==> flow/design.v (excerpt) <==
module float_adder(
    input   clk,
    input   rst,
    input   [31:0]  x,
    input   [31:0]  y,
    output  reg [31:0]  z,
    output  reg [1:0]   overflow  
);
    reg [24:0] m_x, m_y, m_z;
    reg [27:0] m_x_ext, m_y_ext, m_z_ext;
    reg [7:0] e_x, e_y, e_z;
    reg [2:0] s_x, s_y, s_z;
    reg [2:0] state_now;
    parameter S_start = 3'b000;
    parameter S_align = 3'b001;
    parameter S_add = 3'b010;
    parameter S_normal = 3'b011;
    parameter S_overflow = 3'b100;
    parameter S_zerocheck = 3'b101;
    parameter S_IDLE = 3'b110;
    wire [5:0] shift_bit;
    FHB32 fhb32_x(
        .x({4'b0, m_z_ext}),
        .high_bit(shift_bit)
    );
    always @(posedge clk or negedge rst) begin
        if (!rst) begin
            state_now <= S_start;
        end
        else begin
            case(state_now)
                S_start: begin
                    if ((x[30:23] == 8'd255 && x[22:0] != 0) || (y[30:23] == 8'd255 && y[22:0] != 0))
                        state_now <= S_overflow;
                    else if ((x[30:23] == 8'd255 && x[22:0] == 0) || (y[30:23] == 8'd255 && y[22:0] == 0))
                        state_now <= S_overflow;
                    else
                        state_now <= S_zerocheck;
                end
                S_zerocheck: begin
                    if ((m_x[22:0] == 0 && e_x == 8'b0) || (m_y[22:0] == 0 && e_y == 8'b0))
                        state_now <= S_overflow;
                    else
                        state_now <= S_align;
                end
                S_align: state_now <= S_add;
                S_add: begin
                    if (s_x != s_y && m_x_ext == m_y_ext)
                        state_now <= S_overflow;
                    else
                        state_now <= S_normal;
                end
                S_normal: state_now <= S_overflow;
  ...
export LEC_CHECK = 0
export CAP_MARGIN = 35
export CELL_PAD_IN_SITES_DETAIL_PLACEMENT = 2
export CELL_PAD_IN_SITES_GLOBAL_PLACEMENT = 3
export CORE_ASPECT_RATIO = 0.56
export CORE_MARGIN = 2
export CORE_UTILIZATION = 33
export CTS_CLUSTER_DIAMETER = 119
export CTS_CLUSTER_SIZE = 79
export GPL_ROUTABILITY_DRIVEN = 0
export GPL_TIMING_DRIVEN = 0
export HOLD_SLACK_MARGIN = -0.05
export MIN_ROUTING_LAYER = met2
export PLACE_DENSITY_LB_ADDON = 0.24
export SLEW_MARGIN = 20
export TNS_END_PERCENT = 80
create_clock -name core_clock -period 3.18 [get_ports {clk}]
run.sh (not shown) runs the stock make flow with config.mk's settings and CLKGATE_MAP_FILE=.
The first run ended with an error in global routing.
Next try:
==> flow/config.mk (replaced) <==
export PLATFORM = sky130hd
export DESIGN_NAME = float_adder
export DESIGN_NICKNAME = float_adder
export VERILOG_FILES = /design/flow/design.v
export SDC_FILE = /design/flow/constraint.sdc
export NUM_CORES = 4
export LEC_CHECK = 0
export CAP_MARGIN = 20
export CORE_MARGIN = 2
export CORE_UTILIZATION = 40
export SLEW_MARGIN = 20
==> flow/constraint.sdc (replaced) <==
create_clock -name core_clock -period 4.22 [get_ports {clk}]
set_input_delay 0.8440 -clock core_clock [delete_from_list [all_inputs] [get_ports {clk}]]
set_output_delay 0.8440 -clock core_clock [all_outputs]
set_load 0.01 [all_outputs]
The new run ran to the end with no violations.
Synthesized area does not change.
Die size fell by 17%.
Synthesized cell count does not change.
Next try:
--- a/flow/config.mk
+++ b/flow/config.mk
@@ -10 +10,5 @@
-export CORE_UTILIZATION = 40
+export CORE_UTILIZATION = 70
+export CTS_CLUSTER_DIAMETER = 42
+export CTS_CLUSTER_SIZE = 34
+export HOLD_SLACK_MARGIN = -0.09
+export PLACE_DENSITY = 0.64
==> flow/constraint.sdc (replaced) <==
create_clock -name core_clock -period 3.43 [get_ports {clk}]
set_input_delay 0.6860 -clock core_clock [delete_from_list [all_inputs] [get_ports {clk}]]
set_output_delay 0.6860 -clock core_clock [all_outputs]
set_load 0.01 [all_outputs]
With this change the flow ran to the end with violations: setup timing.
Via count rose by 14%.
Wire length rises by 6.1%.
Hold slack improved by 0.0084 ns.
Non-clock buffer count came out higher by 121.
Synthesized cell count is unchanged.
Next try:
--- a/flow/config.mk
+++ b/flow/config.mk
@@ -7,0 +8 @@
+export ABC_AREA = 1
@@ -10,5 +11,4 @@
-export CORE_UTILIZATION = 70
-export CTS_CLUSTER_DIAMETER = 42
-export CTS_CLUSTER_SIZE = 34
-export HOLD_SLACK_MARGIN = -0.09
-export PLACE_DENSITY = 0.64
+export CORE_UTILIZATION = 72
+export CTS_CLUSTER_DIAMETER = 379
+export CTS_CLUSTER_SIZE = 93
+export PLACE_DENSITY = 0.39
@@ -15,0 +16 @@
+export TNS_END_PERCENT = 30
==> flow/constraint.sdc (replaced) <==
create_clock -name core_clock -period 0.958 [get_ports {clk}]
set_input_delay 0.1916 -clock core_clock [delete_from_list [all_inputs] [get_ports {clk}]]
set_output_delay 0.1916 -clock core_clock [all_outputs]
set_load 0.01 [all_outputs]
Outcome: This time the run stopped in clock tree synthesis; die size shrinks by 6.4%; synthesized area shrinks by 3.9%; synthesized cell count grows by 13%.
Next try:
--- a/flow/config.mk
+++ b/flow/config.mk
@@ -8 +7,0 @@
-export ABC_AREA = 1
@@ -9,0 +9 @@
+export CORE_ASPECT_RATIO = 1.6
@@ -11,4 +11,2 @@
-export CORE_UTILIZATION = 72
-export CTS_CLUSTER_DIAMETER = 379
-export CTS_CLUSTER_SIZE = 93
-export PLACE_DENSITY = 0.39
+export CORE_UTILIZATION = 40
+export GPL_TIMING_DRIVEN = 0
@@ -16 +13,0 @@
-export TNS_END_PERCENT = 30
==> flow/constraint.sdc (replaced) <==
create_clock -name core_clock -period 5.0 [get_ports {clk}]
set_input_delay 1.0000 -clock core_clock [delete_from_list [all_inputs] [get_ports {clk}]]
set_output_delay 1.0000 -clock core_clock [all_outputs]
set_load 0.01 [all_outputs]
This time the run completed with no timing, DRC or antenna violations.
Die size went up by 85%.
Area after synthesis went up by 4.1%.
Synthesized cell count went down by 11%.

* * *

float_adder again, from the RTL that the note above started with.
make LEC_CHECK=0 CAP_MARGIN=0 CELL_PAD_IN_SITES_GLOBAL_PLACEMENT=0 CORE_MARGIN=2 CORE_UTILIZATION=70 CTS_CLUSTER_SIZE=22 GPL_TIMING_DRIVEN=1 MAX_ROUTING_LAYER=met5 MIN_ROUTING_LAYER=met1 SETUP_SLACK_MARGIN=0.34 SLEW_MARGIN=20 TNS_END_PERCENT=25 finish   # period 2.46 ns
The first run died in clock tree synthesis.
Then changed:
==> flow/config.mk (replaced) <==
export PLATFORM = sky130hd
export DESIGN_NAME = float_adder
export DESIGN_NICKNAME = float_adder
export VERILOG_FILES = /design/flow/design.v
export SDC_FILE = /design/flow/constraint.sdc
export NUM_CORES = 4
export LEC_CHECK = 0
export CAP_MARGIN = 20
export CORE_MARGIN = 2
export CORE_UTILIZATION = 72
export SETUP_SLACK_MARGIN = -0.37
export SLEW_MARGIN = 20
==> flow/constraint.sdc (replaced) <==
create_clock -name core_clock -period 3.83 [get_ports {clk}]
set_input_delay 0.7660 -clock core_clock [delete_from_list [all_inputs] [get_ports {clk}]]
set_output_delay 0.7660 -clock core_clock [all_outputs]
set_load 0.01 [all_outputs]
With this change the flow finished with setup timing left.
Die size shrinks by 2.7%.
Synthesized area does not change.
Synthesized cell count does not change.
Then changed:
--- a/flow/config.mk
+++ b/flow/config.mk
@@ -10,3 +10,6 @@
 export CORE_UTILIZATION = 72
-export SETUP_SLACK_MARGIN = -0.37
+export CTS_CLUSTER_DIAMETER = 190
+export CTS_CLUSTER_SIZE = 93
+export PLACE_DENSITY = 0.86
 export SLEW_MARGIN = 20
+export TNS_END_PERCENT = 30
==> flow/constraint.sdc (replaced) <==
create_clock -name core_clock -period 0.958 [get_ports {clk}]
set_input_delay 0.1916 -clock core_clock [delete_from_list [all_inputs] [get_ports {clk}]]
set_output_delay 0.1916 -clock core_clock [all_outputs]
set_load 0.01 [all_outputs]
With this change the flow did not get past detailed placement.
Synthesized area stays the same.
Synthesized cell count does not change.
Die size does not change.

* * *

Setup of run 1:
float_adder again, from the RTL that the note above started with.
clock: 3.97 ns
lec_check: 0
cap_margin: 20
cell_pad_in_sites_detail_placement: 2
cell_pad_in_sites_global_placement: 1
core_aspect_ratio: 1.77
core_margin: 2
core_utilization: 33
cts_cluster_size: 74
gpl_routability_driven: 0
gpl_timing_driven: 1
max_routing_layer: met4
min_routing_layer: met2
place_density: 0.9
setup_slack_margin: -0.03
slew_margin: 20
tns_end_percent: 25
Flow for run 1 halted at 5_1_grt, error code GRT-0116.
#### Input delta (run 2 over run 1)
Settings: SETUP_SLACK_MARGIN: -0.03 -> unset; TNS_END_PERCENT: 25 -> unset; GPL_TIMING_DRIVEN: 1 -> unset; CORE_UTILIZATION: 33 -> 72; PLACE_DENSITY: 0.9 -> 0.43; CORE_ASPECT_RATIO: 1.77 -> unset; GPL_ROUTABILITY_DRIVEN: 0 -> unset; CELL_PAD_IN_SITES_DETAIL_PLACEMENT: 2 -> unset; MIN_ROUTING_LAYER: met2 -> unset; ABC_AREA: unset -> 1; MAX_ROUTING_LAYER: met4 -> unset; CTS_CLUSTER_DIAMETER: unset -> 375; CTS_CLUSTER_SIZE: 74 -> 93; CELL_PAD_IN_SITES_GLOBAL_PLACEMENT: 1 -> unset; the clock period (ns, I/O delays scaled along): 3.97 -> 3.38.
As the logs show, run 2 stopped at 5_1_grt after a tool error, so it never reached the end of the flow.
When run 2 is set beside run 1, its complex-gate fraction of the synthesized area turns out to be 3.3 points smaller.
Post-placement setup slack: higher on run 1
Diff run 1 -> run 2: synthesized cell count shows an increase of 240; cell area after synthesis went down.
Area of the die ended up 0.030 sq mm lower on run 2 than on run 1.
## Diff of input files: run 3 against run 2
Settings: an added CORE_ASPECT_RATIO of 0.5; an added TNS_END_PERCENT of 30; a change of CTS_CLUSTER_DIAMETER from 375 to 190; a change of PLACE_DENSITY from 0.43 to 0.39; a change of the clock period (ns, I/O delays scaled along) from 3.38 to 0.958.
### Flow results
Of the runs run 2 and run 3, none of them finished clean.
Run 3: it failed with a tool error in 3_5_place_dp, so there are no final results.
Run 2 terminated abnormally: 5_1_grt reported GRT-0232.
Run 3 ended with more placeable core area than run 2.
Status: top-level I/O count parity (run 2, run 3)
As far as share of synthesized cell area in and, or, nand and nor gates goes, run 3 and run 2 are indistinguishable; the numbers are identical.
Diff run 2..run 3 | area fraction in xor and xnor cells | negligible
In the tables for run 2 and run 3, width of the die reads lower with run 2.
[compare] base=run 2 new=run 3: distinct cell type count after synthesis level; global placer's final weighted congestion now larger; die span in y lost 29%.
Die area, run 2 and run 3: lower on run 2
From run 3 to run 2, post-synthesis instance area did not move at all.
Diff run 2..run 3 | synthesized cell count | unchanged

* * *

Setup of job 7559:
The RTL this note starts from:
==> flow/design.v <==
module float_adder(
    input   clk,
    input   rst,
    input   [31:0]  x,
    input   [31:0]  y,
    output  reg [31:0]  z,
    output  reg [1:0]   overflow  
);
    reg [24:0] m_x, m_y, m_z;
    reg [27:0] m_x_ext, m_y_ext, m_z_ext;
    reg [7:0] e_x, e_y, e_z;
    reg [2:0] s_x, s_y, s_z;
    reg [2:0] state_now;
    parameter S_start = 3'b000;
    parameter S_align = 3'b001;
    parameter S_add = 3'b010;
    parameter S_normal = 3'b011;
    parameter S_overflow = 3'b100;
    parameter S_zerocheck = 3'b101;
    parameter S_IDLE = 3'b110;
    wire [5:0] shift_bit;
    FHB32 fhb32_x(
        .x({4'b0, m_z_ext}),
        .high_bit(shift_bit)
    );
    always @(posedge clk or negedge rst) begin
        if (!rst) begin
            state_now <= S_start;
        end
        else begin
            case(state_now)
                S_start: begin
                    if ((x[30:23] == 8'd255 && x[22:0] != 0) || (y[30:23] == 8'd255 && y[22:0] != 0))
                        state_now <= S_overflow;
                    else if ((x[30:23] == 8'd255 && x[22:0] == 0) || (y[30:23] == 8'd255 && y[22:0] == 0))
                        state_now <= S_overflow;
                    else
                        state_now <= S_zerocheck;
                end
                S_zerocheck: begin
                    if ((m_x[22:0] == 0 && e_x == 8'b0) || (m_y[22:0] == 0 && e_y == 8'b0))
                        state_now <= S_overflow;
                    else
                        state_now <= S_align;
                end
                S_align: state_now <= S_add;
                S_add: begin
                    if (s_x != s_y && m_x_ext == m_y_ext)
                        state_now <= S_overflow;
                    else
                        state_now <= S_normal;
                end
                S_normal: state_now <= S_overflow;
                default: state_now <= S_IDLE;
            endcase
        end
    end
    always @(posedge clk) begin
        case(state_now)
            S_start: begin
                e_x <= x[30:23];
                e_y <= y[30:23];
                m_x <= {2'b01, x[22:0]};  
                m_y <= {2'b01, y[22:0]};
                s_x <= {2'b0, x[31]};
                s_y <= {2'b0, y[31]};
                if ((x[30:23] == 8'd255 && x[22:0] != 0) || (y[30:23] == 8'd255 && y[22:0] != 0)) begin
                    overflow <= 2'b11;
                    s_z <= 3'd1;
                    e_z <= 8'd255;
                    m_z <= 25'h7fffff;
                end
                else if ((x[30:23] == 8'd255 && x[22:0] == 0) || (y[30:23] == 8'd255 && y[22:0] == 0)) begin
                    overflow <= 2'b11;
                    s_z <= {2'b0, x[31]};
                    e_z <= 8'd255;
                    if ((x[30:23] == 8'd255 && x[22:0] == 0) && (y[30:23] == 8'd255 && y[22:0] == 0) && x[31] != y[31]) begin
                        m_z <= 25'h7fffff;
                    end else begin
                        m_z <= 25'b0;
                    end
                end
                else begin
                    overflow <= 2'b00;
                end
            end
            S_zerocheck: begin
                if (m_x[22:0] == 0 && e_x == 8'b0) begin
                    s_z <= s_y;
                    e_z <= e_y;
                    m_z <= m_y;
                end
                else if (m_y[22:0] == 0 && e_y == 8'b0) begin
                    s_z <= s_x;
                    e_z <= e_x;
                    m_z <= m_x;
                end
            end
            S_align: begin
                if (e_x == e_y) begin
                    e_z <= e_x;
                    m_x_ext <= {m_x[23:0], 3'b0};
                    m_y_ext <= {m_y[23:0], 3'b0};
                end else if (e_x < e_y) begin
                    e_z <= e_y;
                    m_x_ext <= {m_x >> (e_y - e_x), 3'b0};
                    m_y_ext <= {m_y[23:0], 3'b0};
                end else begin
                    e_z <= e_x;
                    m_x_ext <= {m_x[23:0], 3'b0};
                    m_y_ext <= {m_y >> (e_x - e_y), 3'b0};
                end
            end
            S_add: begin
                if (s_x == s_y) begin
                    m_z_ext <= m_x_ext + m_y_ext;
                    s_z <= s_x;
                end else begin
                    if (m_x_ext < m_y_ext) begin
                        m_z_ext <= m_y_ext - m_x_ext;
                        s_z <= s_y;
                    end else if (m_x_ext > m_y_ext) begin
                        m_z_ext <= m_x_ext - m_y_ext;
                        s_z <= s_x;
                    end else begin
                        m_z <= 25'd0;
                        e_z <= 8'd0;
                        s_z <= 3'd0;
                    end
                end
            end
            S_normal: begin
                if (m_z_ext[27] == 1'b1) begin
                    if (e_z == 8'd254) begin
                        s_z <= s_x;
                        e_z <= 8'd255;
                        m_z <= 0;
                        overflow <= 2'b01;
                    end else begin
                        m_z <= {1'b0, m_z_ext[26:4]};
                        e_z <= e_z + 8'b1;
                    end
                end else begin
                    if (m_z_ext[26] == 1'b0 && e_z >= 1) begin
                        m_z <= (m_z_ext << (6'd26 - shift_bit)) >> 3;
                        e_z <= e_z + shift_bit - 6'd26;
                    end
                    else begin
                        m_z <= m_z_ext[27:3];
                    end
                end
            end
            S_overflow: begin
                z <= {s_z[0], e_z[7:0], m_z[22:0]};
            end
            default: ;
        endcase
    end
endmodule
module FHB32(
    input [31:0] x,
    output reg [5:0] high_bit
);
    integer i;
    always @(*) begin
        high_bit = 0;
        for (i = 0; i < 32; i = i + 1)
            if (x[i] == 1'b1) high_bit = i[5:0];
    end
endmodule
clock: 3.74 ns
lec_check: 0
cap_margin: 20
cell_pad_in_sites_global_placement: 0
core_margin: 2
core_utilization: 70
cts_cluster_size: 32
gpl_timing_driven: 1
max_routing_layer: met5
min_routing_layer: met1
place_density_lb_addon: 0.25
setup_slack_margin: 1.03
slew_margin: 20
tns_end_percent: 25
Job 7559 failed in global routing (5_1_grt) with GRT-0232.
Input changes introduced in job 7972 (baseline for comparison: job 7559):
Settings: CAP_MARGIN: 20 -> 0; CTS_CLUSTER_DIAMETER: unset -> 364; PLACE_DENSITY_LB_ADDON: 0.25 -> unset; CORE_UTILIZATION: 70 -> 72; CORE_ASPECT_RATIO: unset -> 0.73; SETUP_SLACK_MARGIN: 1.03 -> 0.34; CTS_CLUSTER_SIZE: 32 -> 22; the clock period (ns, I/O delays scaled along): 3.74 -> 2.46.
Job 7972: aborted in clock tree synthesis (4_1_cts) (tool error). Compared to job 7559, job 7972 has total instance count after detailed placement 20% higher. Between job 7972 and job 7559, it is job 7972 whose total die area is lower, by about 2.6%. In job 7972 relative to job 7559, area of the placeable core had gone down by a few percent.
The inputs of job 3942 differ from those of job 7972 as listed below.
Settings: CTS_CLUSTER_DIAMETER removed (was 364); CAP_MARGIN changed from 0 to 20; CTS_CLUSTER_SIZE removed (was 22); CELL_PAD_IN_SITES_GLOBAL_PLACEMENT removed (was 0); SETUP_SLACK_MARGIN changed from 0.34 to 0.25; CORE_UTILIZATION changed from 72 to 40; GPL_TIMING_DRIVEN removed (was 1); CORE_ASPECT_RATIO removed (was 0.73); MIN_ROUTING_LAYER removed (was met1); TNS_END_PERCENT removed (was 25); MAX_ROUTING_LAYER removed (was met5); the clock period (ns, I/O delays scaled along) changed from 2.46 to 4.22.
Notes after the runs:
Job 3942 | stages: all done | timing, DRC, antenna: all pass
When the final numbers for job 7972 and job 3942 were put side by side, the overall die width turned out to be greater in job 3942.
Diff job 3942..job 7972 | sequential share of the synthesized area | unchanged
Compared with job 7972, job 3942 shows a lower placed wire-length estimate.
